== run 1 ==
// reflex_core
module reflex_core (
    input wire clk,                   
    input wire rst_n,                 
    input wire signed [15:0] z_pos,   
    input wire signed [15:0] z_vel,   
    input wire signed [15:0] kp_gain,
    input wire signed [15:0] kd_gain,
    input wire signed [15:0] vel_threshold,  
    output reg signed [15:0] u_out,   
    output reg guardian_active        
);
    reg signed [31:0] p_term;
    reg signed [31:0] d_term;
    reg signed [31:0] raw_sum;
    localparam signed [15:0] MAX_OUT = 16'd2000;   
    localparam signed [15:0] MIN_OUT = -16'd2000;  
    always @(posedge clk or negedge rst_n) begin
        if (!rst_n) begin
            u_out <= 16'd0;
            guardian_active <= 1'b0;
            p_term <= 32'd0;
            d_term <= 32'd0;
        end else begin
            if (($signed(z_vel) > $signed(vel_threshold)) || 
                ($signed(z_vel) < -$signed(vel_threshold))) begin
                guardian_active <= 1'b1;
                d_term <= z_vel * (kd_gain <<< 1); 
            end else begin
                guardian_active <= 1'b0;
                d_term <= z_vel * kd_gain;
            end
            p_term <= z_pos * kp_gain;  
            raw_sum = -(p_term + d_term); 
            if (raw_sum > MAX_OUT) 
                u_out <= MAX_OUT;
            else if (raw_sum < MIN_OUT) 
                u_out <= MIN_OUT;
            else
                u_out <= raw_sum[15:0];  
        end
    end
endmodule
clock: 8.0 ns
lec_check: 0
abc_area: 1
cap_margin: 20
core_margin: 2
core_utilization: 19
cts_cluster_size: 21
gpl_routability_driven: 0
gpl_timing_driven: 0
place_density: 0.64
setup_slack_margin: 0.71
slew_margin: 20
tns_end_percent: 20
run.sh (not shown) runs the stock make flow with config.mk's settings and CLKGATE_MAP_FILE=.
Run 1 did not stop at any stage, and its layout met the timing, design-rule and antenna checks.
What run 2 does differently from run 1 at the input level:
==> flow/config.mk <==
export PLATFORM = sky130hd
export DESIGN_NAME = reflex_core
export DESIGN_NICKNAME = reflex_core
export VERILOG_FILES = /design/flow/design.v
export SDC_FILE = /design/flow/constraint.sdc
export NUM_CORES = 4
export LEC_CHECK = 0
export CAP_MARGIN = 20
export CORE_MARGIN = 2
export CORE_UTILIZATION = 37
export CTS_CLUSTER_DIAMETER = 214
export CTS_CLUSTER_SIZE = 100
export HOLD_SLACK_MARGIN = -0.08
export PLACE_DENSITY_LB_ADDON = 0.29
export SLEW_MARGIN = 20
[summary]
The per-cell routed wire length of run 2 exceeds that of run 1 by 3.7%. Compared with run 1, in run 2 starting DRC count in detailed routing went down; combinational cell area excluding buffers and inverters -0.78%; count of mapped cells out of synthesis has decreased. [run 2 vs run 1] area share of xor/xnor cells in the synthesized design: higher in run 2. Compared with run 1, die extent in y in run 2 decreased by more than a quarter.
For run 3, these inputs were changed with respect to run 2:
diff --git a/flow/config.mk b/flow/config.mk
--- a/flow/config.mk
+++ b/flow/config.mk
@@ -8,4 +8,5 @@
 export CAP_MARGIN = 20
-export CORE_MARGIN = 2
-export CORE_UTILIZATION = 37
+export CORE_ASPECT_RATIO = 1.87
+export CORE_MARGIN = 8
+export CORE_UTILIZATION = 65
 export CTS_CLUSTER_DIAMETER = 214
@@ -14,2 +15,4 @@
 export PLACE_DENSITY_LB_ADDON = 0.29
-export SLEW_MARGIN = 20
+export SETUP_SLACK_MARGIN = -0.78
+export SLEW_MARGIN = 0
+export TNS_END_PERCENT = 35
Run 3 finished all stages; however, its layout fails the closing checks, the failures being negative setup slack. Re detail-routed via count per cell: run 3 and run 2 aren't equal, and the lower value belongs to run 2. Of the two values seen for timing endpoint of the critical path, d_term[25]$_DFF_PN0_ was produced by run 2 and d_term[31]$_DFF_PN0_ by run 3. The number of global-route vias before repair in run 3 was higher than what run 2 gave. Against run 2 as the reference, run 3 delivers a lower design area. Changes observed in run 3 relative to run 2: insertion delay to the later sink of the worst-skew pair up 0.02 ns; wire length of the first global-routing pass up about 12%; met2 capacity usage during global routing up 31 points. Per the comparison of run 3 with run 2, sequential share of layout area about even, fmax decreased by 5.8% relative to the old numbers.


Starting RTL as in the previous note.
make LEC_CHECK=0 ABC_AREA=0 CAP_MARGIN=20 CORE_ASPECT_RATIO=0.92 CORE_MARGIN=2 CORE_UTILIZATION=72 CTS_CLUSTER_DIAMETER=361 CTS_CLUSTER_SIZE=51 HOLD_SLACK_MARGIN=-0.09 MAX_ROUTING_LAYER=met4 MIN_ROUTING_LAYER=met1 PLACE_DENSITY=0.38 SETUP_SLACK_MARGIN=-0.39 SLEW_MARGIN=20 finish   # period 5.96 ns
The starting point finished but fails on setup timing.
Rerun with:
ABC_AREA = not set   (was 0)
CORE_ASPECT_RATIO = not set   (was 0.92)
CORE_UTILIZATION = 42   (was 72)
CTS_CLUSTER_DIAMETER = not set   (was 361)
CTS_CLUSTER_SIZE = not set   (was 51)
HOLD_SLACK_MARGIN = not set   (was -0.09)
MAX_ROUTING_LAYER = not set   (was met4)
MIN_ROUTING_LAYER = not set   (was met1)
PLACE_DENSITY = not set   (was 0.38)
SETUP_SLACK_MARGIN = not set   (was -0.39)
clock period = 7.78 ns   (was 5.96 ns; I/O delays follow)
After rerunning: Now the flow passed the timing, design-rule and antenna checks. Routed wire length went down by well over a third. Count of clock-buffer cells in the layout is unchanged. Design area is lower by a few percent. Non-clock buffer count goes down by 125.
Rerun with:
CORE_UTILIZATION = 66   (was 42)
SETUP_SLACK_MARGIN = 1.58   (was not set)
clock period = 6.47 ns   (was 7.78 ns; I/O delays follow)
What happened:
- The changed run completed and failed the layout checks on setup timing
- cell area rose by roughly a tenth
- flip-flop count is unchanged
- hold slack gets better by 24 ps
- global-route usage goes up by 16 points
Rerun with:
CORE_UTILIZATION = 40   (was 66)
SETUP_SLACK_MARGIN = not set   (was 1.58)
clock period = 7.78 ns   (was 6.47 ns; I/O delays follow)
Outcome: This time the run completed without violations; design area drops by 8.7%; count of clock-buffer cells in the layout does not change; die size climbs by 64%; routed wire length drops by 18%; critical path depth drops by 5.


reflex_core again, from the RTL that the note above started with.
Settings: LEC_CHECK=0, CAP_MARGIN=20, CORE_MARGIN=2, CORE_UTILIZATION=72, PLACE_DENSITY_LB_ADDON=0.24, SETUP_SLACK_MARGIN=-0.39, SLEW_MARGIN=20; clock period 6.47 ns.
The baseline reached the layout checks and failed them: setup timing.
Edit:
CORE_UTILIZATION = 65   (was 72)
PLACE_DENSITY_LB_ADDON = unset   (was 0.24)
SETUP_SLACK_MARGIN = -0.38   (was -0.39)
clock period = 3.72 ns   (was 6.47 ns; I/O delays follow)
After rerunning: The changed run reached the layout checks and failed them: setup timing. Clock-buffer cell count does not change. Global-route usage decreases by 5.6 points. Die area increases by 11%. Final cell count increases by 5.5%. Routed wire length decreases by 8.6%. Utilization decreases by 2.5 points. Worst setup slack gets worse by 2.0 ns. Synthesized cell count does not change. Via count decreases by 3.2%.
Edit:
CORE_UTILIZATION = 72   (was 65)
CTS_CLUSTER_SIZE = 14   (was unset)
PLACE_DENSITY_LB_ADDON = 0.24   (was unset)
SETUP_SLACK_MARGIN = unset   (was -0.38)
clock period = 6.32 ns   (was 3.72 ns; I/O delays follow)
The changed run produced a layout that fails on setup timing.
Setup slack is better by 1.1 ns.
Utilization rises by 7.7 points.
Worst hold slack is better by 0.43 ns.
Routed wire length rises by 46%.
Register-to-register slack is better by 1.8 ns.
Design area falls by 2.2%.
Critical path depth rises by 3.


The RTL this note starts from:
==> flow/design.v <==
module reflex_core (
    input wire clk,                   
    input wire rst_n,                 
    input wire signed [15:0] z_pos,   
    input wire signed [15:0] z_vel,   
    input wire signed [15:0] kp_gain,
    input wire signed [15:0] kd_gain,
    input wire signed [15:0] vel_threshold,  
    output reg signed [15:0] u_out,   
    output reg guardian_active        
);
    reg signed [31:0] p_term;
    reg signed [31:0] d_term;
    reg signed [31:0] raw_sum;
    localparam signed [15:0] MAX_OUT = 16'd2000;   
    localparam signed [15:0] MIN_OUT = -16'd2000;  
    always @(posedge clk or negedge rst_n) begin
        if (!rst_n) begin
            u_out <= 16'd0;
            guardian_active <= 1'b0;
            p_term <= 32'd0;
            d_term <= 32'd0;
        end else begin
            if (($signed(z_vel) > $signed(vel_threshold)) || 
                ($signed(z_vel) < -$signed(vel_threshold))) begin
                guardian_active <= 1'b1;
                d_term <= z_vel * (kd_gain <<< 1); 
            end else begin
                guardian_active <= 1'b0;
                d_term <= z_vel * kd_gain;
            end
            p_term <= z_pos * kp_gain;  
            raw_sum = -(p_term + d_term); 
            if (raw_sum > MAX_OUT) 
                u_out <= MAX_OUT;
            else if (raw_sum < MIN_OUT) 
                u_out <= MIN_OUT;
            else
                u_out <= raw_sum[15:0];  
        end
    end
endmodule
make LEC_CHECK=0 CAP_MARGIN=20 CORE_MARGIN=2 CORE_UTILIZATION=40 CTS_CLUSTER_SIZE=21 GPL_ROUTABILITY_DRIVEN=0 SLEW_MARGIN=20 TNS_END_PERCENT=20 finish   # period 8.0 ns
Next try:
==> flow/config.mk (replaced) <==
export PLATFORM = sky130hd
export DESIGN_NAME = reflex_core
export DESIGN_NICKNAME = reflex_core
export VERILOG_FILES = /design/flow/design.v
export SDC_FILE = /design/flow/constraint.sdc
export NUM_CORES = 4
export LEC_CHECK = 0
export CAP_MARGIN = 20
export CORE_MARGIN = 8
export CORE_UTILIZATION = 65
export CTS_CLUSTER_DIAMETER = 214
export CTS_CLUSTER_SIZE = 100
export HOLD_SLACK_MARGIN = 0.26
export PLACE_DENSITY = 0.62
export SETUP_SLACK_MARGIN = -0.78
export SLEW_MARGIN = 0
export TNS_END_PERCENT = 35
Effect: The new run finished with timing, DRC and antenna clean; critical path depth does not change; clock-buffer cell count is unchanged; cell count decreases by 9.3%; fmax decreases by 3.4%; via count increases by 0.77%; utilization increases by 27 points.
Next try:
==> flow/config.mk (replaced) <==
export PLATFORM = sky130hd
export DESIGN_NAME = reflex_core
export DESIGN_NICKNAME = reflex_core
export VERILOG_FILES = /design/flow/design.v
export SDC_FILE = /design/flow/constraint.sdc
export NUM_CORES = 4
export LEC_CHECK = 0
export CAP_MARGIN = 20
export CORE_MARGIN = 2
export CORE_UTILIZATION = 37
export CTS_CLUSTER_DIAMETER = 214
export CTS_CLUSTER_SIZE = 100
export HOLD_SLACK_MARGIN = -0.08
export PLACE_DENSITY_LB_ADDON = 0.29
export SETUP_SLACK_MARGIN = -0.78
export SLEW_MARGIN = 0
Final cell count goes up by 13%.
Hold slack is better by 38 ps.
Utilization goes down by 30 points.
Synthesized cell count is unchanged.
Setup slack is better by 110 ps.
Non-clock buffer count goes up by 53.
Die area goes up by 55%.
Next try:
==> flow/config.mk (replaced) <==
export PLATFORM = sky130hd
export DESIGN_NAME = reflex_core
export DESIGN_NICKNAME = reflex_core
export VERILOG_FILES = /design/flow/design.v
export SDC_FILE = /design/flow/constraint.sdc
export NUM_CORES = 4
export LEC_CHECK = 0
export CAP_MARGIN = 20
export CORE_MARGIN = 2
export CORE_UTILIZATION = 48
export CTS_CLUSTER_SIZE = 21
export GPL_ROUTABILITY_DRIVEN = 0
export PLACE_DENSITY = 0.64
export SETUP_SLACK_MARGIN = 0.71
export SLEW_MARGIN = 20
export TNS_END_PERCENT = 20
Outcome: Hold slack is worse by 48 ps. Non-clock buffer count went up by 16. Setup slack improves by 630 ps. Design area grows by 2.8%. Routed wire length came out higher by 9.6%.


== run A ==
Starts from the design.v that is shown in full above.
==> flow/config.mk <==
export PLATFORM = sky130hd
export DESIGN_NAME = reflex_core
export DESIGN_NICKNAME = reflex_core
export VERILOG_FILES = /design/flow/design.v
export SDC_FILE = /design/flow/constraint.sdc
export NUM_CORES = 4
export LEC_CHECK = 0
export CAP_MARGIN = 20
export CORE_MARGIN = 2
export CORE_UTILIZATION = 68
export CTS_CLUSTER_SIZE = 99
export PLACE_DENSITY = 0.41
export SLEW_MARGIN = 20
==> flow/constraint.sdc <==
create_clock -name core_clock -period 6.72 [get_ports {clk}]
set_input_delay 1.3440 -clock core_clock [delete_from_list [all_inputs] [get_ports {clk}]]
set_output_delay 1.3440 -clock core_clock [all_outputs]
set_load 0.01 [all_outputs]
Although run A finished all stages, its layout failed final checks on negative setup slack.
The inputs of run B differ from those of run A as listed below.
Settings: removing CTS_CLUSTER_SIZE (formerly 99); changing CORE_UTILIZATION from 68 to 66; removing PLACE_DENSITY (formerly 0.41); changing the clock period (ns, I/O delays scaled along) from 6.72 to 6.32.
==> comparison <==
Standard cell core area delta (run B − run A): unfavourable. Looking at setup slack of the worst register-to-register path, run B sits 0.54 ns below run A. Net total in the final layout: run B vs run A, no meaningful difference. Taking run A as the reference, in run B final area went up; cell count after placement did not really move. Number of buffers other than clock buffers in the final layout was lower in the run labelled run A. Route | run B vs run A | wire shorter in run B. Run B completed end to end; final checks failed (negative setup slack).
Edits applied to the flow inputs when going from run B to run C:
Settings: a change of CORE_UTILIZATION from 66 to 40; a change of the clock period (ns, I/O delays scaled along) from 6.32 to 10.3.
[summary]
- FAIL: run B; every other run in run C and run B is clean
- Run B: all stages done; final checks FAILED (negative setup slack).
- Run B → run C: cell area decreased by about 15% relative to the old numbers.
- Taking run B as the reference point, the worst slack on hold paths of run C falls by 0.044 ns.
- Per the comparison of run C with run B, setup TNS moved up, die area rose by 26000 sq um, worst clock skew moved down, first-pass GRT wire length now sits lower.
- When the final numbers for run C and run B were put side by side, the slew at the pin closest to its max-slew limit turned out to be smaller in run B.


try-raven:
RTL: the design.v shown in full above, as it stands there.
Settings: LEC_CHECK=0, CAP_MARGIN=20, CORE_MARGIN=2, CORE_UTILIZATION=72, SETUP_SLACK_MARGIN=1.85, SLEW_MARGIN=20; clock period 6.32 ns.
global routing: try-raven exited with error
Changes in try-delta relative to try-raven:
- removing SETUP_SLACK_MARGIN (formerly 1.85)
- changing CORE_UTILIZATION from 72 to 52
- setting CTS_CLUSTER_SIZE to 99 for the first time
- changing the clock period (ns, I/O delays scaled along) from 6.32 to 5.93
==> comparison <==
- The flow completed for try-delta, but it is not clean: the layout still shows setup timing.
- try-delta ends up with a chip area that is 14000 sq um higher than in try-raven.
- Compared with try-raven, in try-delta final estimated routing congestion in global placement shows a reduction of 3.7%, post-CTS setup buffer count up about 16%.
The inputs of try-cedar differ from those of try-delta as listed below.
- CTS_CLUSTER_SIZE removed (was 99)
- CORE_UTILIZATION changed from 52 to 71
- SETUP_SLACK_MARGIN newly set to 1.87
- the clock period (ns, I/O delays scaled along) changed from 5.93 to 6.32
Findings:
Against try-delta as the reference, try-cedar delivers a lower die size. Of try-cedar and try-delta, it is try-cedar that has the lower number of rows in the core area. Against try-delta, try-cedar reports a floorplan utilization that is higher. Against try-delta, detailed placement HPWL in try-cedar came out worse. Die outline height (lower): try-cedar. Tool error GRT-0232 stopped try-cedar during global routing; no final results. Looking at try-delta and try-cedar, the synthesized area is a wash.
The inputs of try-pepper differ from those of try-cedar as listed below.
- swapping 71 for 64 in CORE_UTILIZATION
- swapping 1.87 for 1.44 in SETUP_SLACK_MARGIN
- swapping 6.32 for 5.43 in the clock period (ns, I/O delays scaled along)
## What came out
Summary of try-pepper over try-cedar: fraction of the mapped netlist area in compound gates held, HPWL reported at the end of detailed placement went down 3.2 mm. Delta (try-pepper minus try-cedar): chip footprint now sits higher; final weighted congestion of routability-driven global placement now sits lower; area inside the core boundary now sits higher. try-pepper -> stages 100% | layout checks FAIL | setup timing.
The following lists how try-maple was set up differently from try-pepper:
- a deleted SETUP_SLACK_MARGIN that had been 1.44
- a change of CORE_UTILIZATION from 64 to 52
- a change of the clock period (ns, I/O delays scaled along) from 5.43 to 6.72
Notes after the runs:
try-pepper → try-maple: critical path depth increased by 1 relative to the old numbers; wire length decreased by 9.9 mm relative to the old numbers; vertical extent of the die increased by 11% relative to the old numbers; first-iteration DRC count decreased by 633 relative to the old numbers; global-route usage decreased by 7.9 points relative to the old numbers. Count of plain and timing-repair buffers is higher on try-pepper. try-maple -> stages 100% | layout checks FAIL | setup timing. Between try-maple and try-pepper, it is try-maple whose worst setup slack before clock tree synthesis is higher, by 1.04 ns.
> inputs changed (try-maple -> try-sierra)
- a change of CORE_UTILIZATION from 52 to 40
- a change of the clock period (ns, I/O delays scaled along) from 6.72 to 8.0
Results
- Every stage of the flow completed for try-sierra, and the final layout passed the timing, design-rule and antenna checks.
- Diff try-maple -> try-sierra: critical path's largest stage delay now sits at about the same level, count of nets after finishing moved down, number of well-tap cells placed increased about 30%.
- try-sierra ended with less utilization than try-maple.
- Per the comparison of try-sierra with try-maple, final-layout non-clock buffer area share now smaller.
